--- config.mk ---
export PLATFORM = sky130hd
export DESIGN_NAME = testpc
export DESIGN_NICKNAME = testpc
export VERILOG_FILES = /design/flow/design.v
export SDC_FILE = /design/flow/constraint.sdc
export NUM_CORES = 4
export LEC_CHECK = 0
export ABC_AREA = 0
export CAP_MARGIN = 20
export CORE_MARGIN = 2
export CORE_UTILIZATION = 58
export CTS_CLUSTER_DIAMETER = 88
export GPL_ROUTABILITY_DRIVEN = 1
export SLEW_MARGIN = 20
--- constraint.sdc ---
create_clock -name core_clock -period 13.8 [get_ports {clock}]
set_input_delay 2.7600 -clock core_clock [delete_from_list [all_inputs] [get_ports {clock}]]
set_output_delay 2.7600 -clock core_clock [all_outputs]
set_load 0.01 [all_outputs]
--- design.v ---
module testpc(
	clock,   
	reset,   
	pc,   
	instruction,   
	mem_data,   
	mem_addr,   
	mem_wdata,   
	mwrite_enable,
	mread_enable,
	regwrite_enable,   
	write_addr,   
	reg_write_data   
	);
	input clock, reset;
	input [15:0] instruction, mem_data;
	output [15:0] pc, mem_addr, mem_wdata;
	output [15:0] reg_write_data;
	output mwrite_enable, mread_enable, regwrite_enable;
	output [2:0] write_addr;
	reg [15:0] pc, read_data1, read_data2, ext_imm_data, alu_result;
	reg [15:0] reg_write_data;
	reg [15:0] jump_addr, branch_addr;
	reg [15:0] mwrite_addr, mread_addr;
	reg [6:0] imm_data;
	reg [2:0] read_addr1, read_addr2, write_addr;
	reg [1:0] result_sel;
	reg regwrite_enable, func_sel, imm_sel, mwrite_enable;
	reg mread_enable, memtoreg_sel, jump_enable, branch_enable;
	reg [15:0] reg_table[0:7];
	reg [15:0] c, temp;
	reg c1, c2, s1;
	wire [15:0] b1;
	wire [15:0] and_result, not_result;
	assign mem_addr = alu_result;
	assign mem_wdata = read_data2;
	always@(posedge clock or negedge reset)
	begin
		if(reset == 1'b0)
			pc <= 16'b0000000000000000;
		else if(branch_enable == 1'b1)
		begin
			if(alu_result == 0)
				pc <= pc + branch_addr;
			else
				pc <= pc + 16'b0000000000000001;
		end
		else if(jump_enable == 1'b1)
			pc <= 16'b0000000000000000 + jump_addr;
		else
			pc <= pc + 16'b0000000000000001;
	end
	always@(instruction)
	begin
		begin
			if(instruction[15:13] == 3'b001 && instruction[3:0] <= 4'b0010)   
			begin
				if(instruction[3:0] == 4'b0000)   
				begin
					read_addr1 = instruction[12:10]; 
					read_addr2 = instruction[9:7];  
					write_addr = instruction[6:4];  
					imm_data = 7'b0000000;
					mwrite_addr = 16'b0000000000000000;
					mread_addr = 16'b0000000000000000;
					jump_addr = 16'b0000000000000000;
					branch_addr = 16'b0000000000000000;
					regwrite_enable = 1'b1;
					func_sel = 1'b0;
					result_sel = 2'b00;
					imm_sel = 1'b0;
					mwrite_enable = 1'b0;
					mread_enable = 1'b0;
					memtoreg_sel = 1'b0;
					jump_enable = 1'b0;
					branch_enable = 1'b0;
				end
				else if(instruction[3:0] == 4'b0001)   
				begin
					read_addr1 = instruction[12:10];  
					read_addr2 = instruction[9:7];  
					write_addr = instruction[6:4];  
					imm_data = 7'b0000000;
					mwrite_addr = 16'b0000000000000000;
					mread_addr = 16'b0000000000000000;
					jump_addr = 16'b0000000000000000;
					branch_addr = 16'b0000000000000000;
					regwrite_enable = 1'b1;
					func_sel = 1'b0;
					result_sel = 2'b10;
					imm_sel = 1'b0;
					mwrite_enable = 1'b0;
					mread_enable = 1'b0;
					memtoreg_sel = 1'b0;
					jump_enable = 1'b0;
					branch_enable =	1'b0;		
				end
				else   
				begin
					read_addr1 = instruction[12:10];  
					read_addr2 = instruction[9:7];  
					write_addr = instruction[6:4];  
					imm_data = 7'b0000000;
					mwrite_addr = 16'b0000000000000000;
					mread_addr = 16'b0000000000000000;
					jump_addr = 16'b0000000000000000;
					branch_addr = 16'b0000000000000000;
					regwrite_enable = 1'b1;
					func_sel = 1'b0;
					result_sel = 2'b11;
					imm_sel = 1'b0;
					mwrite_enable = 1'b0;
					mread_enable = 1'b0;
					memtoreg_sel = 1'b0;
					jump_enable = 1'b0;
					branch_enable =	1'b0;		
				end
			end
			else if(instruction[15:13] == 3'b011)   
			begin
				read_addr1 = instruction[12:10];  
				read_addr2 = 3'b000; 
				write_addr = instruction[9:7];  
				imm_data = instruction[6:0];  
				mwrite_addr = 16'b0000000000000000;
				mread_addr = 16'b0000000000000000;
				jump_addr = 16'b0000000000000000;
				branch_addr = 16'b0000000000000000;
				regwrite_enable = 1'b1;
				func_sel = 1'b0;
				result_sel = 2'b00;
				imm_sel = 1'b1;
				mwrite_enable = 1'b0;
				mread_enable = 1'b0;
				memtoreg_sel = 1'b0;
				jump_enable = 1'b0;
				branch_enable =	1'b0;	
			end
			else if(instruction[15:13] == 3'b100)   
			begin
				read_addr1 = instruction[12:10]; 
				read_addr2 = 3'b000;  
				write_addr = instruction[9:7]; 
				imm_data = instruction[6:0];  
				mwrite_addr = 16'b0000000000000000;
				mread_addr = instruction[12:10];
				jump_addr = 16'b0000000000000000;
				branch_addr = 16'b0000000000000000;
				regwrite_enable = 1'b1;
				func_sel = 1'b0;
				result_sel = 2'b00;
				imm_sel = 1'b1;
				mwrite_enable = 1'b0;
				mread_enable = 1'b1;
				memtoreg_sel = 1'b1;
				jump_enable = 1'b0;
				branch_enable =	1'b0;	
			end
			else if(instruction[15:13] == 3'b101)   
			begin
				read_addr1 = instruction[12:10]; 
				read_addr2 = instruction[9:7];
				write_addr = 3'b000;
				imm_data = instruction[6:0]; 
				mwrite_addr = instruction[9:7]; 
				mread_addr = 16'b0000000000000000;
				jump_addr = 16'b0000000000000000;
				branch_addr = 16'b0000000000000000;
				regwrite_enable = 1'b0;
				func_sel = 1'b0;
				result_sel = 2'b00;
				imm_sel = 1'b1;
				mwrite_enable = 1'b1;
				mread_enable = 1'b0;
				memtoreg_sel = 1'b0;
				jump_enable = 1'b0;
				branch_enable =	1'b0;	
			end
			else if(instruction[15:13] == 3'b110)   
			begin
				read_addr1 = instruction[12:10]; 
				read_addr2 = instruction[9:7]; 
				write_addr = 3'b000;
				imm_data = instruction[6:0]; 
				mwrite_addr = 16'b0000000000000000;
				mread_addr = 16'b0000000000000000;
				jump_addr = 16'b0000000000000000;
				branch_addr = instruction[6:0];
				regwrite_enable = 1'b0;
				func_sel = 1'b1;
				result_sel = 2'b00;
				imm_sel = 1'b0;
				mwrite_enable = 1'b0;
				mread_enable = 1'b0;
				memtoreg_sel = 1'b0;
				jump_enable = 1'b0;
				branch_enable =	1'b1;	
			end
			else if(instruction[15:13] == 3'b111)   
			begin
				read_addr1 = 3'b000;
				read_addr2 = 3'b000; 
				write_addr = 3'b000;
				imm_data = 7'b0000000;
				mwrite_addr = 16'b0000000000000000;
				mread_addr = 16'b0000000000000000;
				jump_addr = instruction[12:0];   
				branch_addr = 16'b0000000000000000;
				regwrite_enable = 1'b0;
				func_sel = 1'b0;
				result_sel = 2'b00;
				imm_sel = 1'b0;
				mwrite_enable = 1'b0;
				mread_enable = 1'b0;
				memtoreg_sel = 1'b0;
				jump_enable = 1'b1;
				branch_enable = 1'b0;	
			end
			else   
			begin
				read_addr1 = 3'b000;
				read_addr2 = 3'b000;
				write_addr = 3'b000;
				imm_data = 7'b0000000;
				mwrite_addr = 16'b0000000000000000;
				mread_addr = 16'b0000000000000000;
				jump_addr = 16'b0000000000000000;
				branch_addr = 16'b0000000000000000;
				regwrite_enable = 1'b0;
				func_sel = 1'b0;
				result_sel = 2'b00;
				imm_sel = 1'b0;
				mwrite_enable = 1'b0;
				mread_enable = 1'b0;
				memtoreg_sel = 1'b0;
				jump_enable = 1'b0;
				branch_enable =	1'b0;	
			end
		end
	end
	always@(alu_result, mem_data, memtoreg_sel)
	begin
		if(memtoreg_sel == 1'b1)
			reg_write_data = mem_data;
		else
			reg_write_data = alu_result;
	end
	always@(posedge clock or negedge reset)
	begin
		if(reset == 1'b0)   
		begin
			reg_table[0] <= 16'b0000000000000000;
			reg_table[1] <= 16'b0000000000000000;
			reg_table[2] <= 16'b0000000000000000;
			reg_table[3] <= 16'b0000000000000000;
			reg_table[4] <= 16'b0000000000000000;
			reg_table[5] <= 16'b0000000000000000;
			reg_table[6] <= 16'b0000000000000000;
			reg_table[7] <= 16'b0000000000000000;
		end
		else if(regwrite_enable == 1'b1)
			reg_table[write_addr] <= reg_write_data;
	end
	always@(*)
	begin
		read_data1 = reg_table[read_addr1];
		read_data2 = reg_table[read_addr2];
	end
	reg [15:0] mux_data;
	reg [15:0] adder_result;	
	always@(imm_data)
	begin
		if(imm_data[6] == 1'b1)
			ext_imm_data = 16'b1111111110000000 + imm_data;
		else
			ext_imm_data = 16'b0000000000000000 + imm_data;
	end
	always@(read_data2, ext_imm_data, imm_sel)
	begin
		if(imm_sel == 1'b0)
			mux_data = read_data2;
		else
			mux_data = ext_imm_data;
	end
	always@(mux_data, b1, func_sel)
	case(func_sel)
		1'b0 : temp = mux_data;
		1'b1 : temp = ~mux_data + 1;
	endcase
	assign b1 = temp;
	always@(*)
	begin
	adder_result[0] = read_data1[0] ^ b1[0];
	c[0] = read_data1[0] & b1[0];	
	s1 = b1[1] ^ c[0];
	c1 = b1[1] & c[0];
	adder_result[1] = read_data1[1] ^ s1;
	c2 = read_data1[1] & s1;
	c[1] = c1 | c2;
	s1 = b1[2] ^ c[1];
	c1 = b1[2] & c[1];
	adder_result[2] = read_data1[2] ^ s1;
	c2 = read_data1[2] & s1;
	c[2] = c1 | c2;	
	s1 = b1[3] ^ c[2];
	c1 = b1[3] & c[2];
	adder_result[3] = read_data1[3] ^ s1;
	c2 = read_data1[3] & s1;
	c[3] = c1 | c2;
	s1 = b1[4] ^ c[3];
	c1 = b1[4] & c[3];
	adder_result[4] = read_data1[4] ^ s1;
	c2 = read_data1[4] & s1;
	c[4] = c1 | c2;
	s1 = b1[5] ^ c[4];
	c1 = b1[5] & c[4];
	adder_result[5] = read_data1[5] ^ s1;
	c2 = read_data1[5] & s1;
	c[5] = c1 | c2;
	s1 = b1[6] ^ c[5];
	c1 = b1[6] & c[5];
	adder_result[6] = read_data1[6] ^ s1;
	c2 = read_data1[6] & s1;
	c[6] = c1 | c2;
	s1 = b1[7] ^ c[6];
	c1 = b1[7] & c[6];
	adder_result[7] = read_data1[7] ^ s1;
	c2 = read_data1[7] & s1;
	c[7] = c1 | c2;
	s1 = b1[8] ^ c[7];
	c1 = b1[8] & c[7];
	adder_result[8] = read_data1[8] ^ s1;
	c2 = read_data1[8] & s1;
	c[8] = c1 | c2;
	s1 = b1[9] ^ c[8];
	c1 = b1[9] & c[8];
	adder_result[9] = read_data1[9] ^ s1;
	c2 = read_data1[9] & s1;
	c[9] = c1 | c2;
	s1 = b1[10] ^ c[9];
	c1 = b1[10] & c[9];
	adder_result[10] = read_data1[10] ^ s1;
	c2 = read_data1[10] & s1;
	c[10] = c1 | c2;
	s1 = b1[11] ^ c[10];
	c1 = b1[11] & c[10];
	adder_result[11] = read_data1[11] ^ s1;
	c2 = read_data1[11] & s1;
	c[11] = c1 | c2;
	s1 = b1[12] ^ c[11];
	c1 = b1[12] & c[11];
	adder_result[12] = read_data1[12] ^ s1;
	c2 = read_data1[12] & s1;
	c[12] = c1 | c2;
	s1 = b1[13] ^ c[12];
	c1 = b1[13] & c[12];
	adder_result[13] = read_data1[13] ^ s1;
	c2 = read_data1[13] & s1;
	c[13] = c1 | c2;
	s1 = b1[14] ^ c[13];
	c1 = b1[14] & c[13];
	adder_result[14] = read_data1[14] ^ s1;
	c2 = read_data1[14] & s1;
	c[14] = c1 | c2;
	s1 = b1[15] ^ c[14];
	c1 = b1[15] & c[14];
	adder_result[15] = read_data1[15] ^ s1;
	c2 = read_data1[15] & s1;
	c[15] = c1 | c2;
	end
	assign and_result = read_data1 & mux_data;
	assign not_result = ~read_data1 + mux_data;
	always@(adder_result, and_result, not_result, result_sel)
	case(result_sel)
		2'b00 : alu_result = adder_result;
		2'b01 : 
		begin
			if(adder_result >= 0)
				alu_result = 8'b00000000;
			else
				alu_result = 8'b00000001;
		end
		2'b10 : alu_result = and_result;
		2'b11 : alu_result = not_result;
	endcase
endmodule
--- run.sh ---
#!/bin/bash
# the make line also repeats each setting of config.mk as NAME=value (left out here)
make -C /OpenROAD-flow-scripts/flow DESIGN_CONFIG=/design/flow/config.mk WORK_HOME=/design/flow/orfs CLKGATE_MAP_FILE= finish
==> flow_summary.toml, run 1 <==
# generated from flow reports
[yosys]
ff_type = "dfrtp_1"
async_reset_ff_share_pct = 100
top_area_share_pct = 32.9
yosysChipArea_sq_um = 10900
synth.avg_cell_area_sq_um = 8.51
largest_area_cell = "dfrtp_1"
synthMuxAreaShare_pct = 10.4
postSynthSeqShare_pct = 32.9
synth_flops = 144
synth-simple-area-share_pct = 17.5
floorplan.nets = 1377
yosys.cell_types.count = 70
adder_share_pct = 7.50
yosysCellCount = 1287
most_common_cell = "dfrtp_1"
xor_share_pct = 2.88
syn_area_sq_um = 10900
edf_count = 0
top_cells_by_count = "dfrtp_1, nand2_1, nor2_1, o21ai_0, a21oi_1"
yosys_warnings = 2
synthCells = 1287
logic_family = "AND-OR/OR-AND gates"
ys_sh_aoi_pct = 23.5
top_cells_by_area = "dfrtp_1, mux2_2, o21ai_0"

[critical_path]
endpoint = "reg_write_data[15]"
cp_num_cells = 32
slowest_stage = "or4b_4"
crit_required_ns = 11.04
reg2reg_depth = 32
worstSetupPathType = "input pin to primary output"
cp-end-kind = "primary output"
crit_family = "adder cells"
cp_common_cell = "fa_2"
cp-start-kind = "input pin"
crit_arrival_ns = 10.78
cp_slowest_stage_delay_ns = 0.62
r2r_start = "reg_table[3][0]$_DFFE_PN0P_"
critPathBufInv = 6
r2r-end = "pc[9]$_DFF_PN0_"
rrSetupSlack_ns = 4.92
cp_max_fo = 4
startpoint = "instruction[14]"

[pwr]
finalPower_uw = 3220
powerClk_uw = 486
p_int_uw = 1790
p_sw_uw = 1430
seq_power_uw = 769
ir_drop_mv = 0.159
power.share.sequential_pct = 23.9
clkPwrFrac_pct = 15.1
p_per_area_nw_per_um2 = 233
leakagePower_uw = 0.00618
combPwrFrac_pct = 61.0
power_leader = "combinational cells"
swShare_pct = 44.5
pg_comb_uw = 1960

[flow_run]
warning_count = 43
cap_violations = 0

[timing]
fmax_mhz = 73.9
fin_ws_ns = 0.262
setup_viol_count_final = 0
rsz0062_at_grt = "no"
slew_headroom_pct = 27.9
drv_slew = 0
skew_ns = 0.0223
fin_crit_sh_pct = 98.1
hold_violations = 0
holdWs_ns = 0.514
tightest_slew_ns = 1.05
fin_crit_ns = 13.54

[clock_network]
path_clk_slew_ns = 0.06
worstSkewPairLatency_ns = 0.44
ctsLongestPathBuffers = 2
numCtsBuffers = 17
cts_sinks = 144
cts_tree = "yes"
hold_buffers = 0
cts_max_level = 4
root_buffer = "clkbuf_16"

[detailed_routing]
drt_first_iter_violations = 1051
wl_per_cell_um = 22.6
routed_wl_mm = 38.8
viasPerCell = 6.42
drtPass1Iterations = 7
drcViolationCount = 0
antenna_left = 0
num_vias = 11000
antenna_cells = 0

[floorplanning]
coreArea_sq_um = 18600
top_level_ports = 104
dieWidth_um = 141
fp-utilization_pct = 58.7
num_rows = 50
chipArea_sq_um = 20000
die_h_um = 141

[placed_design]
place_area_sq_um = 13100
hpwl_mm = 29.0
place_ws_ns = -1.10
port_buffers = 103
place_congestion = 1.04

[global_route]
grt_antenna_before_repair = 0
track_usage_pct = 39.3
overflow = 0
grt_pass1_vias = 10400
grt_max_degree = 75
grt_pass1_wl_mm = 59.9

[outcome]
status = "timing/DRC/antenna clean"

[worst_hold_path]
hold_path_depth = 2
holdPathEnd = "reg_table[6][7]$_DFFE_PN0P_"
worstHoldStart = "reg_table[6][7]$_DFFE_PN0P_"
hold_class = "register to register"

[final_layout]
utilization_pct = 74.0
n_fill_cell = 1444
syn_to_final_growth_pct = 26.0
nets = 1557
stdcell_area_sq_um = 13800
## repair_timing
action | CTS | global route
setup endpoints to repair | 8 | 4
pin swaps | 10 | 19
cloned | 0 | 0
gates resized | 27 | 19
buffers inserted | 3 | 1
## per-stage QoR
step	setup TNS, ns	instances
2_1_floorplan	0	1287
3_3_place_gp	-4.19	1678
3_5_place_dp	-4.66	1678
4_1_cts	0	1713
5_1_grt	0	1714
6_report	0	1714
## final cells by class
class	instances	area (sq um)	area share, %
clock buffer	17	425	3.08
timing repair buffer	240	2060	14.9
inverter	70	263	1.90
multi-input combinational	994	6960	50.5
sequential	144	3600	26.1
clock inverter	15	186	1.35
tap	234	293	2.12
## layer usage
metal	track usage, %	part of all wire (%)	vias up
met5	0	0	-
met4	14.3	3.3	0
met3	9.11	10	99
met2	62.3	46	628
met1	53.1	41	5304
li1	-	-	4976
==> inputs of run 2 (changes only) <==
Settings changed: ABC_AREA 0 to default, CAP_MARGIN 20 to 0, CELL_PAD_IN_SITES_DETAIL_PLACEMENT from default to 1, CORE_ASPECT_RATIO from default to 0.63, CORE_MARGIN 2 to 8, CORE_UTILIZATION 58 to 70, CTS_CLUSTER_DIAMETER 88 to default, CTS_CLUSTER_SIZE from default to 19, GPL_ROUTABILITY_DRIVEN 1 to default, GPL_TIMING_DRIVEN from default to 0, HOLD_SLACK_MARGIN from default to 0.24, SLEW_MARGIN 20 to 35, TNS_END_PERCENT from default to 100.
Clock period 13.8 ns to 16.0 ns, I/O delays scaled along.
==> run 2 against run 1 <==
  * The run now fails in 3_5_place_dp
  * Synthesized cell count is the same
  * Synthesized area is the same
  * Die size is essentially flat
==> flow_summary.toml, run 2 <==
# yosys + openroad results
[placed_design]
place_congestion = 1.05
port_buffers = 99

[floorplanning]
top_level_ports = 104
dieWidth_um = 174
die_h_um = 115
chipArea_sq_um = 20000
num_rows = 36
coreArea_sq_um = 15400
fp-utilization_pct = 71.3

[yosys]
top_area_share_pct = 32.9
most_common_cell = "dfrtp_1"
yosys.cell_types.count = 70
ys_sh_aoi_pct = 23.5
largest_area_cell = "dfrtp_1"
top_cells_by_area = "dfrtp_1, mux2_2, o21ai_0"
top_cells_by_count = "dfrtp_1, nand2_1, nor2_1, o21ai_0, a21oi_1"
yosysChipArea_sq_um = 10900
synth.avg_cell_area_sq_um = 8.51
synth-simple-area-share_pct = 17.5
async_reset_ff_share_pct = 100
xor_share_pct = 2.88
floorplan.nets = 1377
synthMuxAreaShare_pct = 10.4
synthCells = 1287
syn_area_sq_um = 10900
yosysCellCount = 1287
ff_type = "dfrtp_1"
logic_family = "AND-OR/OR-AND gates"
yosys_warnings = 2
synth_flops = 144
adder_share_pct = 7.50
edf_count = 0
postSynthSeqShare_pct = 32.9

[outcome]
haltStage = "3_5_place_dp"
status = "aborted with a tool error"
error = "[ERROR DPL-0033] detailed placement checks failed during check placement."
[run 2: metrics by stage]
step | total power (uW) | instance area (sq um)
2_1_floorplan | 1480 | 10900
3_3_place_gp | 2070 | 12200
==> inputs of run 3 (changes only) <==
Settings changed: ABC_AREA from default to 0, CAP_MARGIN 0 to 20, CELL_PAD_IN_SITES_DETAIL_PLACEMENT 1 to default, CORE_ASPECT_RATIO 0.63 to default, CORE_MARGIN 8 to 2, CORE_UTILIZATION 70 to 32, CTS_CLUSTER_DIAMETER from default to 351, CTS_CLUSTER_SIZE 19 to default, GPL_ROUTABILITY_DRIVEN from default to 0, GPL_TIMING_DRIVEN 0 to default, HOLD_SLACK_MARGIN 0.24 to default, SLEW_MARGIN 35 to 20, TNS_END_PERCENT 100 to default.
Clock period 16.0 ns to 20.8 ns, I/O delays scaled along.
==> run 3 against run 2 <==
  * Now clean on timing, DRC and antenna
  * Die size is 78% higher
  * Synthesized area stayed put
  * Synthesized cell count stayed put
==> flow_summary.toml, run 3 <==
# generated from flow reports
[outcome]
status = "timing/DRC/antenna clean"

[flow_run]
warning_count = 41
cap_violations = 0

[worst_hold_path]
worstHoldStart = "reg_table[7][15]$_DFFE_PN0P_"
hold_class = "register to register"
holdPathEnd = "reg_table[7][15]$_DFFE_PN0P_"
hold_path_depth = 2

[pwr]
combPwrFrac_pct = 58.1
powerClk_uw = 318
p_sw_uw = 898
leakagePower_uw = 0.00565
power.share.sequential_pct = 25.9
power_leader = "combinational cells"
seq_power_uw = 517
ir_drop_mv = 0.104
p_per_area_nw_per_um2 = 152
pg_comb_uw = 1160
clkPwrFrac_pct = 16.0
swShare_pct = 45.0
p_int_uw = 1100

[timing]
setup_viol_count_final = 0
tightest_slew_ns = 1.02
drv_slew = 0
fin_crit_sh_pct = 91.6
skew_ns = 0.0136
rsz0062_at_grt = "no"
fin_crit_ns = 19.05
fmax_mhz = 52.5
slew_headroom_pct = 30.1
fin_ws_ns = 1.75
finalSetupTns_ns = 0
hold_violations = 0
holdWs_ns = 0.508

[clock_network]
path_clk_slew_ns = 0.06
cts_setup_buffers = 0
root_buffer = "clkbuf_16"
cts_sinks = 144
cts_tree = "yes"
hold_buffers = 0
cts_resized = 0
cts_max_level = 4
numCtsBuffers = 17
ctsLongestPathBuffers = 2
worstSkewPairLatency_ns = 0.44

[detailed_routing]
routed_wl_mm = 38.5
wl_per_cell_um = 21.1
num_vias = 10300
antenna_cells = 0
antenna_left = 0
drtPass1Iterations = 5
drt_first_iter_violations = 968
drcViolationCount = 0
viasPerCell = 5.63

[yosys]
floorplan.nets = 1377
postSynthSeqShare_pct = 32.9
adder_share_pct = 7.50
top_cells_by_count = "dfrtp_1, nand2_1, nor2_1, o21ai_0, a21oi_1"
logic_family = "AND-OR/OR-AND gates"
synth.avg_cell_area_sq_um = 8.51
async_reset_ff_share_pct = 100
ys_sh_aoi_pct = 23.5
yosys.cell_types.count = 70
synthCells = 1287
yosysCellCount = 1287
syn_area_sq_um = 10900
synth-simple-area-share_pct = 17.5
yosys_warnings = 2
xor_share_pct = 2.88
synth_flops = 144
synthMuxAreaShare_pct = 10.4
yosysChipArea_sq_um = 10900
top_cells_by_area = "dfrtp_1, mux2_2, o21ai_0"
most_common_cell = "dfrtp_1"
largest_area_cell = "dfrtp_1"
top_area_share_pct = 32.9
ff_type = "dfrtp_1"
edf_count = 0

[critical_path]
cp-end-kind = "primary output"
cp-start-kind = "input pin"
critPathBufInv = 7
crit_required_ns = 16.64
cp_common_cell = "fa_1"
slowest_stage = "clkdlybuf4s50_1"
startpoint = "instruction[13]"
cp_slowest_stage_delay_ns = 0.96
rrSetupSlack_ns = 11.06
cp_max_fo = 18
reg2reg_depth = 30
cp_num_cells = 34
worstSetupPathType = "input pin to primary output"
r2r-end = "pc[9]$_DFF_PN0_"
r2r_start = "reg_table[3][0]$_DFFE_PN0P_"
endpoint = "reg_write_data[15]"
crit_family = "adder cells"
crit_arrival_ns = 14.89

[global_route]
grt_max_degree = 77
track_usage_pct = 21.7
overflow = 0
grt_pass1_vias = 10000
grt_pass1_wl_mm = 59.7
grt_antenna_before_repair = 0

[final_layout]
n_fill_cell = 3377
syn_to_final_growth_pct = 19.9
nets = 1456
utilization_pct = 39.1

[placed_design]
hpwl_mm = 28.9
port_buffers = 103
place_ws_ns = 1.79

[floorplanning]
fp-utilization_pct = 32.6
top_level_ports = 104
chipArea_sq_um = 35700
die_h_um = 189
dieWidth_um = 189
coreArea_sq_um = 33600
num_rows = 67
## run 3: metal layers
layer | part of all wire (%) | vias up | GRT usage, %
met5 | 0 | - | 0
met4 | 3.5 | 0 | 8.80
met3 | 7.3 | 69 | 4.04
met2 | 46 | 421 | 34.6
met1 | 43 | 5004 | 28.8
li1 | - | 4782 | -
## run 3: cell type report
cell class | count | area (sq um) | share of cell area (%)
sequential | 144 | 3600 | 27.4
inverter | 70 | 263 | 2.00
multi-input combinational | 994 | 6810 | 51.8
clock buffer | 19 | 443 | 3.37
tap | 448 | 561 | 4.27
clock inverter | 12 | 158 | 1.20
timing repair buffer | 139 | 1300 | 9.88
## run 3: stage by stage
stage | cell area (sq um) | cells | total power, uW
after global routing | 13100 | 1826 | 2130
after floorplan | 10900 | 1287 | 1140
after CTS | 13100 | 1826 | 1990
final | 13100 | 1826 | 1990
after global placement | 12500 | 1795 | 1650
after detailed placement | 12500 | 1795 | 1660
==> inputs of run 4 (changes only) <==
Settings changed: ABC_AREA 0 to default, CAP_MARGIN 20 to 5, CELL_PAD_IN_SITES_DETAIL_PLACEMENT from default to 2, CORE_UTILIZATION 32 to 63, CTS_CLUSTER_DIAMETER 351 to 100, PLACE_DENSITY_LB_ADDON from default to 0.2, SLEW_MARGIN 20 to 5.
Clock period 20.8 ns to 13.4 ns, I/O delays scaled along.
==> run 4 against run 3 <==
  * The flow now stops in 3_5_place_dp
  * Die size decreased by 48%
  * Synthesized cell count is the same
  * Synthesized area stayed put
==> flow_summary.toml, run 4 <==
# yosys + openroad results
[yosys]
top_area_share_pct = 32.9
async_reset_ff_share_pct = 100
top_cells_by_count = "dfrtp_1, nand2_1, nor2_1, o21ai_0, a21oi_1"
yosysCellCount = 1287
top_cells_by_area = "dfrtp_1, mux2_2, o21ai_0"
postSynthSeqShare_pct = 32.9
most_common_cell = "dfrtp_1"
synthCells = 1287
yosys_warnings = 2
synth.avg_cell_area_sq_um = 8.51
largest_area_cell = "dfrtp_1"
yosysChipArea_sq_um = 10900
synth_flops = 144
yosys.cell_types.count = 70
ff_type = "dfrtp_1"
ys_sh_aoi_pct = 23.5
synthMuxAreaShare_pct = 10.4
adder_share_pct = 7.50
synth-simple-area-share_pct = 17.5
floorplan.nets = 1377
logic_family = "AND-OR/OR-AND gates"
edf_count = 0
syn_area_sq_um = 10900
xor_share_pct = 2.88

[floorplanning]
num_rows = 48
fp-utilization_pct = 64.0
top_level_ports = 104
dieWidth_um = 136
die_h_um = 136
coreArea_sq_um = 17100
chipArea_sq_um = 18400

[placed_design]
port_buffers = 103

[outcome]
haltStage = "3_5_place_dp"
error = "[ERROR DPL-0033] detailed placement checks failed during check placement."
status = "aborted with a tool error"
run 4: stage by stage:
step | cell area [sq um] | power [uW]
2_1_floorplan | 11000 | 1790
3_3_place_gp | 13000 | 2640
==> inputs of run 5 (changes only) <==
Settings changed: ABC_AREA from default to 1, CAP_MARGIN 5 to 40, CELL_PAD_IN_SITES_DETAIL_PLACEMENT 2 to default, CELL_PAD_IN_SITES_GLOBAL_PLACEMENT from default to 2, CORE_MARGIN 2 to 10, CORE_UTILIZATION 63 to 40, CTS_CLUSTER_DIAMETER 100 to 396, CTS_CLUSTER_SIZE from default to 98, GPL_ROUTABILITY_DRIVEN 0 to default, PLACE_DENSITY_LB_ADDON 0.2 to 0.04, SLEW_MARGIN 5 to 20, TNS_END_PERCENT from default to 40.
Clock period 13.4 ns to 16.0 ns, I/O delays scaled along.
==> run 5 against run 4 <==
  * Die size up 93%
  * Synthesized cell count up 32%
  * Synthesized area increased by 4.0%
  * The run now finishes clean
==> flow_summary.toml, run 5 <==
# generated from flow reports
[critical_path]
cp-start-kind = "input pin"
crit_family = "adder cells"
reg2reg_depth = 31
crit_required_ns = 12.80
rrSetupSlack_ns = 7.25
endpoint = "reg_write_data[14]"
worstSetupPathType = "input pin to primary output"
cp_num_cells = 36
crit_arrival_ns = 12.34
cp_common_cell = "fa_1"
r2r_start = "reg_table[3][0]$_DFFE_PN0P_"
cp_max_fo = 7
startpoint = "instruction[3]"
r2r-end = "pc[14]$_DFF_PN0_"
cp-end-kind = "primary output"
slowest_stage = "clkdlybuf4s50_1"
cp_slowest_stage_delay_ns = 0.56
critPathBufInv = 5

[worst_hold_path]
hold_class = "register to register"
holdPathEnd = "reg_table[0][12]$_DFFE_PN0P_"
worstHoldStart = "reg_table[0][12]$_DFFE_PN0P_"
hold_path_depth = 2

[flow_run]
warning_count = 41
cap_violations = 0

[yosys]
top_cells_by_count = "nand2_1, inv_1, o21ai_0, nand3_1, dfrtp_1"
adder_share_pct = 7.21
ff_type = "dfrtp_1"
syn_area_sq_um = 11400
synth.avg_cell_area_sq_um = 6.73
logic_family = "simple AND/OR/NAND/NOR gates"
largest_area_cell = "dfrtp_1"
top_cells_by_area = "dfrtp_1, nand2_1, o21ai_0"
yosys.cell_types.count = 51
yosys_warnings = 2
synth-simple-area-share_pct = 34.1
most_common_cell = "nand2_1"
edf_count = 0
synthCells = 1693
yosysCellCount = 1693
synthMuxAreaShare_pct = 0
floorplan.nets = 1783
top_area_share_pct = 31.6
yosysChipArea_sq_um = 11400
xor_share_pct = 3.08
synth_flops = 144
postSynthSeqShare_pct = 31.6
async_reset_ff_share_pct = 100
ys_sh_aoi_pct = 14.0

[final_layout]
syn_to_final_growth_pct = 21.6
n_fill_cell = 2882
nets = 1913

[global_route]
grt_busiest_layer = "met2"
grt_pass1_wl_mm = 72.4
grt_antenna_before_repair = 0
grt_max_degree = 82
track_usage_pct = 26.5
grt_pass1_vias = 11600
overflow = 0
grt.met2_usage_pct = 41.0
use_met1_pct = 36.1
grtUsageMet3_pct = 4.84

[detailed_routing]
antenna_cells = 0
drcViolationCount = 0
routed_wl_mm = 47.5
wl_per_cell_um = 21.4
antenna_left = 0
num_vias = 12000
drt_first_iter_violations = 1252
viasPerCell = 5.43
drtPass1Iterations = 6

[floorplanning]
chipArea_sq_um = 35600
fp-utilization_pct = 40.8
top_level_ports = 104
dieWidth_um = 189
num_rows = 61
coreArea_sq_um = 27900
die_h_um = 189

[clock_network]
cts_tree = "yes"
root_buffer = "clkbuf_16"
path_clk_slew_ns = 0.06
worstSkewPairLatency_ns = 0.45
cts_sinks = 144
hold_buffers = 0
numCtsBuffers = 17
cts_max_level = 4
ctsLongestPathBuffers = 2

[pwr]
power_leader = "combinational cells"
clkPwrFrac_pct = 17.2
ir_drop_mv = 0.142
seq_power_uw = 645
swShare_pct = 46.7
p_sw_uw = 1090
leakagePower_uw = 0.00700
power.share.sequential_pct = 27.6
powerClk_uw = 403
p_per_area_nw_per_um2 = 169
pg_comb_uw = 1290
p_int_uw = 1240
combPwrFrac_pct = 55.1

[timing]
setup_viol_count_final = 0
finalSetupTns_ns = 0
slew_headroom_pct = 46.4
skew_ns = 0.0160
rsz0062_at_grt = "no"
tightest_slew_ns = 0.799
hold_violations = 0
fin_crit_sh_pct = 97.1
fin_crit_ns = 15.54
holdWs_ns = 0.488
drv_slew = 0
fmax_mhz = 64.4

[placed_design]
place_congestion = 0.953
hpwl_mm = 35.5
port_buffers = 103

[outcome]
status = "timing/DRC/antenna clean"
==> run 5: layout make-up <==
type / instances / area [sq um] / area share [%]
Tap cell: 378 / 473 / 3.41
Timing Repair Buffer: 179 / 1730 / 12.5
Clock inverter: 12 / 131 / 0.948
Sequential cell: 144 / 3600 / 26.0
Multi-Input combinational cell: 1272 / 6690 / 48.3
Inverter: 209 / 785 / 5.66
Clock buffer: 20 / 447 / 3.22
==> run 5: routing by layer <==
metal  routed length [um]  part of all wire [%]
met1                21600                    45
met2                21000                    44
met3                 3350                   7.1
met4                 1530                   3.2
met5                    0                     0
==> run 5: per-stage QoR <==
stage               worst slack, ns  std cells  area, sq um  power (uW)  util, %
global route                 0.0264       2214        13900        2520     49.6
floorplan                      1.73       1693        11400        1310        -
finish                        0.464       2214        13900        2340     49.6
CTS                          0.0157       2207        13700        2330     49.1
detailed placement            0.106       2175        13100        1920     47.1
global placement              0.220       2167        13000        1910     46.6
==> run 5: repair_timing <==
action / 4_1_cts / 5_1_grt
gates resized: 0 / 14
endpoints found under the setup margin: 0 / 3
setup buffers: 0 / 4
==> inputs of run 6 (changes only) <==
Settings changed: ABC_AREA 1 to default, CAP_MARGIN 40 to 0, CELL_PAD_IN_SITES_GLOBAL_PLACEMENT 2 to default, CORE_ASPECT_RATIO from default to 0.6, CORE_MARGIN 10 to 8, CORE_UTILIZATION 40 to 26, CTS_CLUSTER_DIAMETER 396 to default, CTS_CLUSTER_SIZE 98 to 19, GPL_TIMING_DRIVEN from default to 0, PLACE_DENSITY_LB_ADDON 0.04 to default, SLEW_MARGIN 20 to 35.
==> run 6 against run 5 <==
  * Hold slack gained 0.019 ns
  * Total power grew 14%
  * Synthesized cell count shrank 24%
  * Flip-flop count is the same
  * Count of clock-buffer cells in the layout grew 1
  * Sequential power grew 2%
  * Highest routed layer unchanged
==> flow_summary.toml, run 6 <==
# generated from flow reports
[outcome]
status = "timing/DRC/antenna clean"

[yosys]
most_common_cell = "dfrtp_1"
top_cells_by_area = "dfrtp_1, mux2_2, o21ai_0"
adder_share_pct = 7.50
synthCells = 1287
yosys_warnings = 2
edf_count = 0
async_reset_ff_share_pct = 100
synth-simple-area-share_pct = 17.5
postSynthSeqShare_pct = 32.9
yosysCellCount = 1287
synth_flops = 144
largest_area_cell = "dfrtp_1"
xor_share_pct = 2.88
logic_family = "AND-OR/OR-AND gates"
yosys.cell_types.count = 70
yosysChipArea_sq_um = 10900
synthMuxAreaShare_pct = 10.4
synth.avg_cell_area_sq_um = 8.51
syn_area_sq_um = 10900
ff_type = "dfrtp_1"
top_area_share_pct = 32.9
ys_sh_aoi_pct = 23.5
top_cells_by_count = "dfrtp_1, nand2_1, nor2_1, o21ai_0, a21oi_1"
floorplan.nets = 1377

[clock_network]
cts_tree = "yes"
worstSkewPairLatency_ns = 0.45
hold_buffers = 0
numCtsBuffers = 17
root_buffer = "clkbuf_16"
ctsLongestPathBuffers = 2
cts_sinks = 144
cts_max_level = 4
path_clk_slew_ns = 0.06

[floorplanning]
chipArea_sq_um = 49100
fp-utilization_pct = 26.2
coreArea_sq_um = 41700
die_h_um = 175
top_level_ports = 104
num_rows = 58
dieWidth_um = 281

[critical_path]
critPathBufInv = 5
crit_required_ns = 12.80
r2r_start = "reg_table[7][0]$_DFFE_PN0P_"
rrSetupSlack_ns = 6.53
worstSetupPathType = "input pin to primary output"
cp-end-kind = "primary output"
r2r-end = "pc[9]$_DFF_PN0_"
crit_family = "adder cells"
crit_arrival_ns = 12.48
startpoint = "instruction[15]"
slowest_stage = "or4b_1"
cp_num_cells = 31
endpoint = "mem_addr[15]"
cp_common_cell = "fa_1"
cp_slowest_stage_delay_ns = 0.54
cp_max_fo = 10
reg2reg_depth = 31
cp-start-kind = "input pin"

[pwr]
pg_comb_uw = 1580
p_per_area_nw_per_um2 = 194
swShare_pct = 45.7
clkPwrFrac_pct = 16.2
leakagePower_uw = 0.00574
p_sw_uw = 1220
combPwrFrac_pct = 59.2
power.share.sequential_pct = 24.6
ir_drop_mv = 0.0977
powerClk_uw = 431
power_leader = "combinational cells"
seq_power_uw = 656
p_int_uw = 1450
finalPower_uw = 2670

[placed_design]
port_buffers = 99
place_ws_ns = -2.04
place_congestion = 0.970
hpwl_mm = 38.2

[detailed_routing]
routed_wl_mm = 49.6
viasPerCell = 5.70
drt_first_iter_violations = 1667
antenna_left = 0
num_vias = 11400
drtPass1Iterations = 8
drcViolationCount = 0
antenna_cells = 0
wl_per_cell_um = 24.8

[timing]
fin_ws_ns = 0.317
rsz0062_at_grt = "no"
fmax_mhz = 63.8
slew_headroom_pct = 31.4
fin_crit_ns = 15.68
skew_ns = 0.0146
setup_viol_count_final = 0
drv_slew = 0
holdWs_ns = 0.507
hold_violations = 0
fin_crit_sh_pct = 98.0
tightest_slew_ns = 1.03

[flow_run]
warning_count = 41
cap_violations = 0

[worst_hold_path]
worstHoldStart = "reg_table[7][15]$_DFFE_PN0P_"
holdPathEnd = "reg_table[7][15]$_DFFE_PN0P_"
hold_class = "register to register"
hold_path_depth = 2

[final_layout]
syn_to_final_growth_pct = 25.4
nets = 1510
comb_area_sq_um = 6960
seq_area_sq_um = 3600
n_fill_cell = 4338
utilization_pct = 32.9

[global_route]
grt_pass1_wl_mm = 73.1
track_usage_pct = 19.8
grt_antenna_before_repair = 2
grt_pass1_vias = 11000
overflow = 0
grt_max_degree = 56
[run 6: what timing repair did]
| item | in CTS | in global routing |
|---|---|---|
| setup buffers | 8 | 2 |
| gates resized | 73 | 21 |
| endpoints found under the setup margin | 9 | 3 |
| pin swaps | 8 | 6 |
[run 6: per-stage QoR]
step / std cells / instance area [sq um] / TNS [ns]
after floorplan: 1287 / 10900 / 0
after global routing: 2003 / 13700 / 0
final: 2003 / 13700 / 0
after CTS: 2001 / 13700 / 0
after detailed placement: 1961 / 12800 / -8.50
after global placement: 1956 / 12700 / -8.62
[run 6: metal layers]
metal,wire length [um],vias up,GRT usage [%]
li1,-,4886,-
met3,6780,108,6.47
met2,19200,781,26.7
met1,22200,5644,29.5
met4,1450,0,5.21
met5,0,-,0
[run 6: area by class of cell]
cell class	instances	share of cell area, %
Inverter	70	1.94
Timing Repair Buffer	114	8.34
Multi-Input combinational cell	994	50.7
Sequential cell	144	26.2
Clock inverter	11	1.12
Clock buffer	21	3.43
Tap cell	570	5.19
Buffer	79	3.04
==> inputs of run 7 (changes only) <==
Settings changed: ABC_AREA from default to 1, CAP_MARGIN 0 to 20, CELL_PAD_IN_SITES_GLOBAL_PLACEMENT from default to 1, CORE_ASPECT_RATIO 0.6 to 1.85, CORE_MARGIN 8 to 6, CORE_UTILIZATION 26 to 40, CTS_CLUSTER_DIAMETER from default to 323, GPL_ROUTABILITY_DRIVEN from default to 0, GPL_TIMING_DRIVEN 0 to default, HOLD_SLACK_MARGIN from default to 0.26, PLACE_DENSITY_LB_ADDON from default to 0.15, SETUP_SLACK_MARGIN from default to 2.02, SLEW_MARGIN 35 to 40, TNS_END_PERCENT 40 to 55.
Clock period 16.0 ns to 23.2 ns, I/O delays scaled along.
==> run 7 against run 6 <==
  * Sequential share of layout area up 0.96 points
  * Die size down 33%
  * Hold slack worse by 0.021 ns
  * Synthesized cell count up 32%
  * Final cell count up 5.6%
  * Combinational power down 46%
  * Non-clock buffer count down 72
  * Cell area down 3.5%
  * Sequential power down 29%
  * Global-route usage up 8.6 points
  * Critical path depth up 10
  * Clock skew down 0.0036 ns
==> flow_summary.toml, run 7 <==
# generated from flow reports
[pwr]
pg_comb_uw = 851
power_leader = "combinational cells"
p_per_area_nw_per_um2 = 121
leakagePower_uw = 0.00663
p_int_uw = 849
clkPwrFrac_pct = 17.9
power.share.sequential_pct = 28.9
ir_drop_mv = 0.0826
powerClk_uw = 286
swShare_pct = 46.9
p_sw_uw = 751
seq_power_uw = 463
combPwrFrac_pct = 53.2

[global_route]
grt_antenna_before_repair = 0
grt_pass1_wl_mm = 69.9
track_usage_pct = 28.4
grt_pass1_vias = 11900
grt_max_degree = 79
overflow = 0

[timing]
fin_crit_sh_pct = 85.7
setup_viol_count_final = 0
drv_slew = 0
fmax_mhz = 50.3
fin_crit_ns = 19.89
slew_headroom_pct = 43.1
tightest_slew_ns = 0.848
holdWs_ns = 0.486
finalSetupTns_ns = 0
rsz0062_at_grt = "no"
hold_violations = 0
skew_ns = 0.0110

[yosys]
synthCells = 1693
yosys.cell_types.count = 51
postSynthSeqShare_pct = 31.6
ys_sh_aoi_pct = 14.0
top_cells_by_area = "dfrtp_1, nand2_1, o21ai_0"
yosysChipArea_sq_um = 11400
largest_area_cell = "dfrtp_1"
adder_share_pct = 7.21
yosysCellCount = 1693
floorplan.nets = 1783
logic_family = "simple AND/OR/NAND/NOR gates"
synth.avg_cell_area_sq_um = 6.73
ff_type = "dfrtp_1"
most_common_cell = "nand2_1"
synth_flops = 144
top_area_share_pct = 31.6
edf_count = 0
synth-simple-area-share_pct = 34.1
xor_share_pct = 3.08
synthMuxAreaShare_pct = 0
async_reset_ff_share_pct = 100
syn_area_sq_um = 11400
yosys_warnings = 2
top_cells_by_count = "nand2_1, inv_1, o21ai_0, nand3_1, dfrtp_1"

[critical_path]
cp_max_fo = 27
cp-start-kind = "input pin"
r2r_start = "reg_table[3][0]$_DFFE_PN0P_"
crit_required_ns = 18.56
worstSetupPathType = "input pin to primary output"
crit_family = "adder cells"
cp-end-kind = "primary output"
reg2reg_depth = 30
cp_common_cell = "fa_1"
rrSetupSlack_ns = 14.36
endpoint = "reg_write_data[15]"
critPathBufInv = 8
crit_arrival_ns = 15.25
slowest_stage = "clkdlybuf4s50_1"
cp_num_cells = 41
r2r-end = "pc[14]$_DFF_PN0_"
startpoint = "instruction[13]"
cp_slowest_stage_delay_ns = 0.62

[floorplanning]
die_h_um = 242
fp-utilization_pct = 40.9
coreArea_sq_um = 27800
chipArea_sq_um = 32900
num_rows = 83
top_level_ports = 104
dieWidth_um = 136

[flow_run]
warning_count = 41
cap_violations = 0

[detailed_routing]
drtPass1Iterations = 6
antenna_cells = 0
antenna_left = 0
wl_per_cell_um = 21.9
num_vias = 11900
drt_first_iter_violations = 983
drcViolationCount = 0
viasPerCell = 5.63
routed_wl_mm = 46.3

[clock_network]
hold_buffers = 0
path_clk_slew_ns = 0.06
cts_setup_buffers = 0
root_buffer = "clkbuf_16"
ctsLongestPathBuffers = 2
cts_max_level = 4
cts_resized = 0
cts_tree = "yes"
worstSkewPairLatency_ns = 0.44
numCtsBuffers = 17
cts_sinks = 144

[worst_hold_path]
hold_class = "register to register"
hold_path_depth = 2
holdPathEnd = "reg_table[3][15]$_DFFE_PN0P_"
worstHoldStart = "reg_table[3][15]$_DFFE_PN0P_"

[placed_design]
hpwl_mm = 35.5
port_buffers = 103

[final_layout]
utilization_pct = 47.6
syn_to_final_growth_pct = 16.3
nets = 1854

[outcome]
status = "timing/DRC/antenna clean"
-- run 7: stage by stage --
| stage | power, uW | area, sq um | worst slack (ns) | cells |
|---|---|---|---|---|
| floorplan | 901 | 11400 | 6.05 | 1693 |
| global placement | 1310 | 12600 | 3.44 | 2085 |
| detailed placement | 1310 | 12600 | 3.36 | 2085 |
| CTS | 1600 | 13200 | 3.33 | 2116 |
| global route | 1710 | 13200 | 2.67 | 2116 |
| finish | 1600 | 13200 | 3.31 | 2116 |
-- run 7: layout make-up --
type                       instances  area (sq um)
sequential                       144          3600
timing repair buffer             121          1170
clock inverter                     9           133
multi-input combinational       1271          6660
clock buffer                      22           464
tap                              340           425
fill                            2905         14600
inverter                         209           788
-- run 7: routing by layer --
layer | routed length [um] | GRT usage (%)
met1 | 16800 | 30.3
met3 | 2220 | 4.11
met5 | 0 | 0
met4 | 3740 | 20.6
met2 | 23500 | 49.7
==> inputs of run 8 (changes only) <==
Settings changed: ABC_AREA 1 to default, CELL_PAD_IN_SITES_GLOBAL_PLACEMENT 1 to default, CORE_ASPECT_RATIO 1.85 to default, CORE_MARGIN 6 to 2, CORE_UTILIZATION 40 to 26, CTS_CLUSTER_DIAMETER 323 to default, CTS_CLUSTER_SIZE 19 to default, GPL_ROUTABILITY_DRIVEN 0 to default, HOLD_SLACK_MARGIN 0.26 to default, PLACE_DENSITY_LB_ADDON 0.15 to default, SETUP_SLACK_MARGIN 2.02 to default, SLEW_MARGIN 40 to 20, TNS_END_PERCENT 55 to default.
Clock period 23.2 ns to 20.6 ns, I/O delays scaled along.
==> run 8 against run 7 <==
  * Cell area about the same
  * Wire length down 12%
  * First-iteration DRC count up 5.1%
  * Count of clock-buffer cells in the layout down 5
  * Critical endpoint unchanged
  * Highest routed layer unchanged
==> flow_summary.toml, run 8 <==
# generated from flow reports
[outcome]
status = "timing/DRC/antenna clean"

[floorplanning]
die_h_um = 209
fp-utilization_pct = 26.2
num_rows = 75
coreArea_sq_um = 41800
top_level_ports = 104
chipArea_sq_um = 43800
dieWidth_um = 209

[final_layout]
syn_to_final_growth_pct = 21.1
nets = 1457
utilization_pct = 31.8
stdcell_area_sq_um = 13300
stdcell_count = 1919
n_fill_cell = 4349

[critical_path]
rrSetupSlack_ns = 10.91
r2r-end = "pc[9]$_DFF_PN0_"
r2r_start = "reg_table[7][0]$_DFFE_PN0P_"
crit_family = "adder cells"
cp_common_cell = "fa_1"
cp_num_cells = 34
cp_max_fo = 18
endpoint = "reg_write_data[15]"
critPathBufInv = 7
cp_slowest_stage_delay_ns = 0.64
slowest_stage = "or4b_1"
crit_required_ns = 16.48
cp-start-kind = "input pin"
cp-end-kind = "primary output"
worstSetupPathType = "input pin to primary output"
crit_arrival_ns = 14.63
startpoint = "instruction[13]"
reg2reg_depth = 30

[flow_run]
cap_violations = 0
warning_count = 41

[yosys]
yosysChipArea_sq_um = 10900
yosys_warnings = 2
synth-simple-area-share_pct = 17.5
ys_sh_aoi_pct = 23.5
postSynthSeqShare_pct = 32.9
synth_flops = 144
xor_share_pct = 2.88
yosys.cell_types.count = 70
adder_share_pct = 7.50
most_common_cell = "dfrtp_1"
syn_area_sq_um = 10900
synth.avg_cell_area_sq_um = 8.51
floorplan.nets = 1377
largest_area_cell = "dfrtp_1"
yosysCellCount = 1287
top_cells_by_count = "dfrtp_1, nand2_1, nor2_1, o21ai_0, a21oi_1"
logic_family = "AND-OR/OR-AND gates"
synthMuxAreaShare_pct = 10.4
top_area_share_pct = 32.9
top_cells_by_area = "dfrtp_1, mux2_2, o21ai_0"
ff_type = "dfrtp_1"
async_reset_ff_share_pct = 100
edf_count = 0
synthCells = 1287

[pwr]
pg_comb_uw = 1170
ir_drop_mv = 0.0632
power.share.sequential_pct = 25.8
p_sw_uw = 929
finalPower_uw = 2010
combPwrFrac_pct = 58.5
p_int_uw = 1080
seq_power_uw = 519
power_leader = "combinational cells"
leakagePower_uw = 0.00566
swShare_pct = 46.3
p_per_area_nw_per_um2 = 151
powerClk_uw = 314
clkPwrFrac_pct = 15.7

[clock_network]
worstSkewPairLatency_ns = 0.44
numCtsBuffers = 17
path_clk_slew_ns = 0.07
root_buffer = "clkbuf_16"
cts_tree = "yes"
cts_setup_buffers = 0
ctsLongestPathBuffers = 2
hold_buffers = 0
cts_sinks = 144
cts_max_level = 4
cts_resized = 0

[timing]
tightest_slew_ns = 1.01
fin_crit_ns = 18.75
setup_viol_count_final = 0
skew_ns = 0.0133
fin_crit_sh_pct = 91.0
slew_headroom_pct = 31.5
fmax_mhz = 53.3
drv_slew = 0
rsz0062_at_grt = "no"
finalSetupTns_ns = 0
hold_violations = 0

[placed_design]
hpwl_mm = 30.0
place_congestion = 0.933
port_buffers = 103
place_area_sq_um = 12600
place_inst = 1886

[detailed_routing]
drtPass1Iterations = 6
drt_first_iter_violations = 1033
antenna_left = 0
num_vias = 10400
met3_length_mm = 2.74
drcViolationCount = 0
routed.top_layer = "met4"
antenna_cells = 0
wl_per_cell_um = 21.2
routed_wl_mm = 40.6
drt-met1-wl_mm = 18.1
viasPerCell = 5.42
wl_met2_mm = 18.5

[global_route]
overflow = 0
track_usage_pct = 18.5
grt_antenna_before_repair = 1
grt_pass1_wl_mm = 61.7
grt_pass1_vias = 10000
grt_max_degree = 80

[worst_hold_path]
hold_class = "register to register"
hold_path_depth = 2
holdPathEnd = "reg_table[7][4]$_DFFE_PN0P_"
worstHoldStart = "reg_table[7][4]$_DFFE_PN0P_"
-- run 8: metrics by stage --
| stage | hold slack (ns) | setup slack [ns] |
|---|---|---|
| after floorplan | 0.461 | 3.45 |
| after global placement | 0.488 | 1.87 |
| after detailed placement | 0.497 | 1.85 |
| after CTS | 0.512 | 1.82 |
| after global routing | 0.550 | 1.30 |
| final | 0.514 | 1.85 |
-- run 8: area by class of cell --
class | instances | area [sq um] | share of cell area [%]
timing repair buffer | 140 | 1330 | 9.99
inverter | 70 | 263 | 1.98
multi-input combinational | 994 | 6800 | 51.3
clock buffer | 17 | 425 | 3.21
sequential | 144 | 3600 | 27.2
tap | 539 | 674 | 5.09
clock inverter | 15 | 168 | 1.26
-- run 8: metal layers --
metal	up-vias	track usage [%]
li1	4788	-
met4	0	7.54
met3	74	2.83
met1	5104	25.3
met5	-	0
met2	434	29.1
==> inputs of run 9 (changes only) <==
Settings changed: ABC_AREA from default to 1, CORE_UTILIZATION 26 to 72, CTS_CLUSTER_SIZE from default to 39, HOLD_SLACK_MARGIN from default to 0.3, PLACE_DENSITY from default to 0.35, SETUP_SLACK_MARGIN from default to -0.81.
Clock period 20.6 ns to 10.7 ns, I/O delays scaled along.
==> run 9 against run 8 <==
  * The flow now stops in 5_1_grt
  * Synthesized area increased by 4.0%
  * Synthesized cell count increased by 32%
  * Die size decreased by 62%
==> flow_summary.toml, run 9 <==
# yosys + openroad results
[yosys]
synth-simple-area-share_pct = 34.1
postSynthSeqShare_pct = 31.6
adder_share_pct = 7.21
edf_count = 0
yosys_warnings = 2
most_common_cell = "nand2_1"
ff_type = "dfrtp_1"
logic_family = "simple AND/OR/NAND/NOR gates"
top_cells_by_count = "nand2_1, inv_1, o21ai_0, nand3_1, dfrtp_1"
largest_area_cell = "dfrtp_1"
yosysChipArea_sq_um = 11400
syn_area_sq_um = 11400
synth_flops = 144
yosysCellCount = 1693
async_reset_ff_share_pct = 100
top_cells_by_area = "dfrtp_1, nand2_1, o21ai_0"
synth.avg_cell_area_sq_um = 6.73
xor_share_pct = 3.08
top_area_share_pct = 31.6
floorplan.nets = 1783
yosys.cell_types.count = 51
ys_sh_aoi_pct = 14.0
synthCells = 1693
synthMuxAreaShare_pct = 0

[floorplanning]
coreArea_sq_um = 15300
num_rows = 45
top_level_ports = 104
chipArea_sq_um = 16800
dieWidth_um = 130
fp-utilization_pct = 74.4
die_h_um = 130

[clock_network]
hold_buffers = 0
root_buffer = "clkbuf_16"
cts_sinks = 144
ctsLongestPathBuffers = 2
cts_max_level = 4
numCtsBuffers = 17

[placed_design]
place_inst = 2107
hpwl_mm = 31.8
port_buffers = 103
place_congestion = 1.18

[outcome]
error = "[ERROR GRT-0232] Routing congestion too high. Check the congestion heatmap in the GUI."
haltStage = "5_1_grt"
status = "aborted with a tool error"

[global_route]
overflow = 11
track_usage_pct = 83.3
## run 9: what timing repair did
item,in CTS
pin swaps,31
setup buffers,26
setup endpoints to repair,8
gates resized,67
## run 9: metal layers
layer	GRT overflow	track usage [%]
met1	0	83.4
met2	4	93.9
met3	0	75.3
met4	7	78.3
met5	0	61.2
## run 9: per-stage QoR
step                      setup TNS [ns]  power, uW  area [sq um]  setup slack, ns
after floorplan                    -2.88       1970         11400           -0.798
after global placement            -11.24       2850         13700            -1.79
after detailed placement          -13.27       2950         13700            -2.01
after CTS                          -6.53       3630         14500            -1.20
==> inputs of run 10 (changes only) <==
Settings changed: ABC_AREA 1 to default, CTS_CLUSTER_DIAMETER from default to 247, CTS_CLUSTER_SIZE 39 to 37, HOLD_SLACK_MARGIN 0.3 to default, PLACE_DENSITY 0.35 to default, PLACE_DENSITY_LB_ADDON from default to 0.26, SETUP_SLACK_MARGIN -0.81 to 2.85, TNS_END_PERCENT from default to 5.
Clock period 10.7 ns to 9.94 ns, I/O delays scaled along.
==> run 10 against run 9 <==
  * The run again fails in 5_1_grt
  * Die size down 3.8%
  * Synthesized cell count fell by 24%
  * Synthesized area decreased by 3.9%
==> flow_summary.toml, run 10 <==
# yosys + openroad results
[yosys]
synthMuxAreaShare_pct = 10.4
floorplan.nets = 1377
xor_share_pct = 2.88
async_reset_ff_share_pct = 100
ys_sh_aoi_pct = 23.5
edf_count = 0
synth.avg_cell_area_sq_um = 8.51
adder_share_pct = 7.50
synth-simple-area-share_pct = 17.5
largest_area_cell = "dfrtp_1"
top_cells_by_area = "dfrtp_1, mux2_2, o21ai_0"
postSynthSeqShare_pct = 32.9
synth_flops = 144
yosysChipArea_sq_um = 10900
synthCells = 1287
logic_family = "AND-OR/OR-AND gates"
yosys_warnings = 2
top_area_share_pct = 32.9
ff_type = "dfrtp_1"
most_common_cell = "dfrtp_1"
yosysCellCount = 1287
top_cells_by_count = "dfrtp_1, nand2_1, nor2_1, o21ai_0, a21oi_1"
yosys.cell_types.count = 70
syn_area_sq_um = 10900

[clock_network]
numCtsBuffers = 17
ctsLongestPathBuffers = 2
root_buffer = "clkbuf_16"
cts_sinks = 144
cts_max_level = 4

[placed_design]
hpwl_mm = 32.4
port_buffers = 103
place_congestion = 1.08

[floorplanning]
fp-utilization_pct = 72.8
die_h_um = 127
dieWidth_um = 127
coreArea_sq_um = 15000
top_level_ports = 104
chipArea_sq_um = 16200
num_rows = 45

[global_route]
overflow = 197
track_usage_pct = 81.8

[outcome]
status = "aborted with a tool error"
haltStage = "5_1_grt"
error = "[ERROR GRT-0116] Global routing finished with congestion. Check the congestion regions in the DRC Viewer."
[run 10: metal layers]
metal | GRT overflow | GRT usage, %
met1 | 4 | 80.9
met2 | 117 | 99.2
met3 | 4 | 64.4
met4 | 71 | 86.3
met5 | 1 | 27.9
[run 10: per-stage QoR]
step | hold WS, ns | cells | setup WS [ns] | instance area (sq um)
2_1_floorplan | 0.461 | 1287 | -1.82 | 11100
3_3_place_gp | 0.485 | 1685 | -2.71 | 13400
3_5_place_dp | 0.500 | 1685 | -3.02 | 13400
4_1_cts | 0.522 | 1732 | -1.93 | 14400
[run 10: repair_timing]
action / CTS
pin swaps: 41
cloned: 0
resized: 161
setup buffers: 15
setup endpoints to repair: 144
hold buffers: 0
endpoints found under the hold margin: 0
==> inputs of run 11 (changes only) <==
Settings changed: ABC_AREA from default to 1, CORE_UTILIZATION 72 to 68, CTS_CLUSTER_DIAMETER 247 to 88, CTS_CLUSTER_SIZE 37 to 32, GPL_ROUTABILITY_DRIVEN from default to 1, HOLD_SLACK_MARGIN from default to 0.3, PLACE_DENSITY_LB_ADDON 0.26 to default, SETUP_SLACK_MARGIN 2.85 to default, TNS_END_PERCENT 5 to default.
Clock period 9.94 ns to 11.3 ns, I/O delays scaled along.
==> run 11 against run 10 <==
  * Synthesized cell count increased by 32%
  * Synthesized area increased by 4.0%
  * Now fails the layout checks on setup timing
  * Die size grew 9.8%
==> flow_summary.toml, run 11 <==
# generated from flow reports
[floorplanning]
chipArea_sq_um = 17800
num_rows = 47
fp-utilization_pct = 69.2
die_h_um = 133
dieWidth_um = 133
top_level_ports = 104
coreArea_sq_um = 16500

[detailed_routing]
antenna_left = 0
viasPerCell = 6.48
routed_wl_mm = 45.9
drt_first_iter_violations = 2416
wl_per_cell_um = 21.3
antenna_cells = 0
num_vias = 14000
drtPass1Iterations = 10
drcViolationCount = 0

[timing]
drv_slew = 0
fin_ws_ns = -0.615
tightest_slew_ns = 1.10
slew_headroom_pct = 25.9
holdWs_ns = 0.487
fin_crit_ns = 11.91
hold_violations = 0
rsz0062_at_grt = "yes"
fin_crit_sh_pct = 105
fmax_mhz = 83.9
setup_viol_count_final = 5
finalSetupTns_ns = -1.57
skew_ns = 0.0169

[critical_path]
endpoint = "reg_write_data[15]"
crit_required_ns = 9.04
cp_num_cells = 39
crit_arrival_ns = 9.65
startpoint = "instruction[2]"
critPathBufInv = 6
cp_slowest_stage_delay_ns = 0.39
cp_common_cell = "fa_2"
reg2reg_depth = 39
slowest_stage = "fa_2"
r2r-end = "pc[14]$_DFF_PN0_"
worstSetupPathType = "input pin to primary output"
cp_max_fo = 5
rrSetupSlack_ns = 3.42
cp-start-kind = "input pin"
crit_family = "adder cells"
cp-end-kind = "primary output"
r2r_start = "reg_table[3][0]$_DFFE_PN0P_"

[clock_network]
cts_max_level = 4
ctsLongestPathBuffers = 2
hold_buffers = 0
path_clk_slew_ns = 0.07
numCtsBuffers = 17
root_buffer = "clkbuf_16"
cts_tree = "yes"
cts_sinks = 144
worstSkewPairLatency_ns = 0.45

[yosys]
yosys_warnings = 2
synth_flops = 144
synthCells = 1693
synth.avg_cell_area_sq_um = 6.73
ys_sh_aoi_pct = 14.0
top_cells_by_area = "dfrtp_1, nand2_1, o21ai_0"
ff_type = "dfrtp_1"
xor_share_pct = 3.08
logic_family = "simple AND/OR/NAND/NOR gates"
postSynthSeqShare_pct = 31.6
yosys.cell_types.count = 51
adder_share_pct = 7.21
synth-simple-area-share_pct = 34.1
yosysChipArea_sq_um = 11400
top_cells_by_count = "nand2_1, inv_1, o21ai_0, nand3_1, dfrtp_1"
most_common_cell = "nand2_1"
async_reset_ff_share_pct = 100
synthMuxAreaShare_pct = 0
yosysCellCount = 1693
floorplan.nets = 1783
syn_area_sq_um = 11400
top_area_share_pct = 31.6
largest_area_cell = "dfrtp_1"
edf_count = 0

[outcome]
failed_checks = "setup timing"
status = "finished with violations"

[global_route]
grt_pass1_wl_mm = 70.6
grt_pass1_vias = 13500
track_usage_pct = 51.2
overflow = 0
grt_max_degree = 80
grt_antenna_before_repair = 0

[flow_run]
cap_violations = 0
warning_count = 46

[pwr]
leakagePower_uw = 0.00745
p_sw_uw = 1680
seq_power_uw = 917
combPwrFrac_pct = 57.9
p_per_area_nw_per_um2 = 245
clkPwrFrac_pct = 16.5
powerClk_uw = 591
swShare_pct = 46.8
ir_drop_mv = 0.199
pg_comb_uw = 2070
power_leader = "combinational cells"
finalPower_uw = 3580
p_int_uw = 1900
power.share.sequential_pct = 25.6

[final_layout]
stdcell_area_sq_um = 14600
nets = 2013
syn_to_final_growth_pct = 28.1
utilization_pct = 88.6
n_fill_cell = 896

[worst_hold_path]
holdPathEnd = "reg_table[3][15]$_DFFE_PN0P_"
hold_path_depth = 2
hold_class = "register to register"
worstHoldStart = "reg_table[3][15]$_DFFE_PN0P_"

[placed_design]
place_congestion = 1.09
hpwl_mm = 31.3
port_buffers = 103
place_area_sq_um = 13700
==> run 11: cell type report <==
| cell class | count | area (sq um) | share of cell area (%) |
|---|---|---|---|
| multi-input combinational | 1271 | 6910 | 47.4 |
| clock inverter | 14 | 170 | 1.17 |
| clock buffer | 17 | 425 | 2.92 |
| timing repair buffer | 280 | 2410 | 16.5 |
| tap | 220 | 275 | 1.89 |
| inverter | 209 | 793 | 5.44 |
| sequential | 144 | 3600 | 24.7 |
==> run 11: per-stage QoR <==
step                instances  setup slack (ns)
floorplan                1693            -0.185
global route             2155            -0.850
finish                   2155            -0.615
CTS                      2150            -0.457
detailed placement       2106             -1.42
global placement         2105             -1.26
==> run 11: layer usage <==
metal | global-route usage (%) | wire length (um) | up-vias
met5 | 0 | 0 | -
met4 | 32.3 | 4080 | 0
met3 | 19.4 | 6960 | 448
met2 | 77.5 | 19400 | 1272
met1 | 61.7 | 15400 | 6266
li1 | - | - | 5974
==> run 11: repair_timing <==
action,in CTS,in global routing
endpoints found under the setup margin,9,8
cloned,0,0
setup buffers,13,7
resized,94,37
endpoints found under the hold margin,0,0
pin swaps,19,7
==> inputs of run 12 (changes only) <==
Settings changed: ABC_AREA 1 to 0, CAP_MARGIN 20 to 0, CORE_ASPECT_RATIO from default to 1.11, CORE_UTILIZATION 68 to 36, CTS_CLUSTER_DIAMETER 88 to default, CTS_CLUSTER_SIZE 32 to 19, GPL_ROUTABILITY_DRIVEN 1 to default, HOLD_SLACK_MARGIN 0.3 to default, MIN_ROUTING_LAYER from default to met2, PLACE_DENSITY from default to 0.49.
Clock period 11.3 ns to 21.4 ns, I/O delays scaled along.
==> run 12 against run 11 <==
  * The run now finishes clean
  * Critical path depth is 5 lower
  * Die size rose by 79%
  * Total power is 43% lower
  * Count of clock-buffer cells in the layout rose by 2
==> flow_summary.toml, run 12 <==
# generated from flow reports
[outcome]
status = "timing/DRC/antenna clean"

[clock_network]
cts_tree = "yes"
cts_resized = 0
cts_sinks = 144
cts_max_level = 4
path_clk_slew_ns = 0.07
worstSkewPairLatency_ns = 0.44
ctsLongestPathBuffers = 2
numCtsBuffers = 17
hold_buffers = 0
root_buffer = "clkbuf_16"
cts_setup_buffers = 0

[detailed_routing]
antenna_left = 0
drtPass1Iterations = 14
drcViolationCount = 0
drt_first_iter_violations = 3243
num_vias = 14500
routed_wl_mm = 44.1
wl_per_cell_um = 24.8
viasPerCell = 8.15

[yosys]
synthMuxAreaShare_pct = 10.4
logic_family = "AND-OR/OR-AND gates"
async_reset_ff_share_pct = 100
yosys.cell_types.count = 70
ff_type = "dfrtp_1"
postSynthSeqShare_pct = 32.9
floorplan.nets = 1377
top_cells_by_area = "dfrtp_1, mux2_2, o21ai_0"
yosys_warnings = 2
yosysChipArea_sq_um = 10900
synth.avg_cell_area_sq_um = 8.51
adder_share_pct = 7.50
top_cells_by_count = "dfrtp_1, nand2_1, nor2_1, o21ai_0, a21oi_1"
largest_area_cell = "dfrtp_1"
xor_share_pct = 2.88
yosysCellCount = 1287
syn_area_sq_um = 10900
top_area_share_pct = 32.9
synthCells = 1287
synth_flops = 144
synth-simple-area-share_pct = 17.5
most_common_cell = "dfrtp_1"
edf_count = 0
ys_sh_aoi_pct = 23.5

[pwr]
clkPwrFrac_pct = 15.7
powerClk_uw = 322
pg_comb_uw = 1220
p_sw_uw = 962
power_leader = "combinational cells"
finalPower_uw = 2050
combPwrFrac_pct = 59.7
p_int_uw = 1090
swShare_pct = 47.0
seq_power_uw = 503
p_per_area_nw_per_um2 = 156
power.share.sequential_pct = 24.5
ir_drop_mv = 0.0714
leakagePower_uw = 0.00569

[timing]
drv_slew = 0
fin_ws_ns = 2.20
fin_crit_ns = 19.20
fmax_mhz = 52.1
setup_viol_count_final = 0
hold_violations = 0
slew_headroom_pct = 20.6
rsz0062_at_grt = "no"
tightest_slew_ns = 1.19
finalSetupTns_ns = 0
skew_ns = 0.0141
fin_crit_sh_pct = 89.7

[critical_path]
crit_required_ns = 17.12
cp_num_cells = 34
cp-start-kind = "input pin"
rrSetupSlack_ns = 11.61
cp-end-kind = "primary output"
slowest_stage = "or4b_1"
endpoint = "reg_write_data[15]"
r2r-end = "pc[9]$_DFF_PN0_"
crit_family = "adder cells"
r2r_start = "reg_table[7][1]$_DFFE_PN0P_"
crit_arrival_ns = 14.92
reg2reg_depth = 31
cp_slowest_stage_delay_ns = 0.66
critPathBufInv = 7
cp_common_cell = "fa_1"
startpoint = "instruction[13]"
cp_max_fo = 18
worstSetupPathType = "input pin to primary output"

[floorplanning]
chipArea_sq_um = 31800
fp-utilization_pct = 36.4
top_level_ports = 104
dieWidth_um = 170
die_h_um = 188
coreArea_sq_um = 30100
num_rows = 67

[flow_run]
warning_count = 41
cap_violations = 0

[global_route]
grt_antenna_before_repair = 4
grt_pass1_wl_mm = 64.8
overflow = 0
track_usage_pct = 41.1
grt_pass1_vias = 15400
grt_max_degree = 78

[placed_design]
place_congestion = 0.983
place_ws_ns = 2.45
hpwl_mm = 31.6
port_buffers = 103
place_area_sq_um = 12500

[final_layout]
syn_to_final_growth_pct = 20.2
n_fill_cell = 3037
nets = 1465
utilization_pct = 43.7
stdcell_area_sq_um = 13200

[worst_hold_path]
hold_path_depth = 2
hold_class = "register to register"
worstHoldStart = "reg_table[3][5]$_DFFE_PN0P_"
holdPathEnd = "reg_table[3][5]$_DFFE_PN0P_"
run 12: final cells by class:
class / count / area, sq um / area share, %
tap: 379 / 474 / 3.60
clock buffer: 19 / 453 / 3.44
multi-input combinational: 994 / 6810 / 51.7
inverter: 70 / 263 / 2.00
antenna: 14 / 35.0 / 0.266
sequential: 144 / 3600 / 27.4
clock inverter: 12 / 158 / 1.20
timing repair buffer: 148 / 1370 / 10.4
run 12: per-stage QoR:
stage | instances | hold WS (ns)
5_1_grt | 1778 | 0.543
3_5_place_dp | 1735 | 0.500
4_1_cts | 1766 | 0.513
6_report | 1780 | 0.515
2_1_floorplan | 1287 | 0.461
3_3_place_gp | 1735 | 0.495
run 12: layer usage:
metal  share of wire, %  vias up  track usage (%)  routed length [um]
met5               0.63        -             17.1                 276
met4                 11        8             10.6                4830
met3                 40      581             53.8               17700
met2                 48     4149             48.7               21300
met1                  0     5007                -                   0
li1                   -     4766                -                   -
Power is estimated from default activity; no workload was simulated.
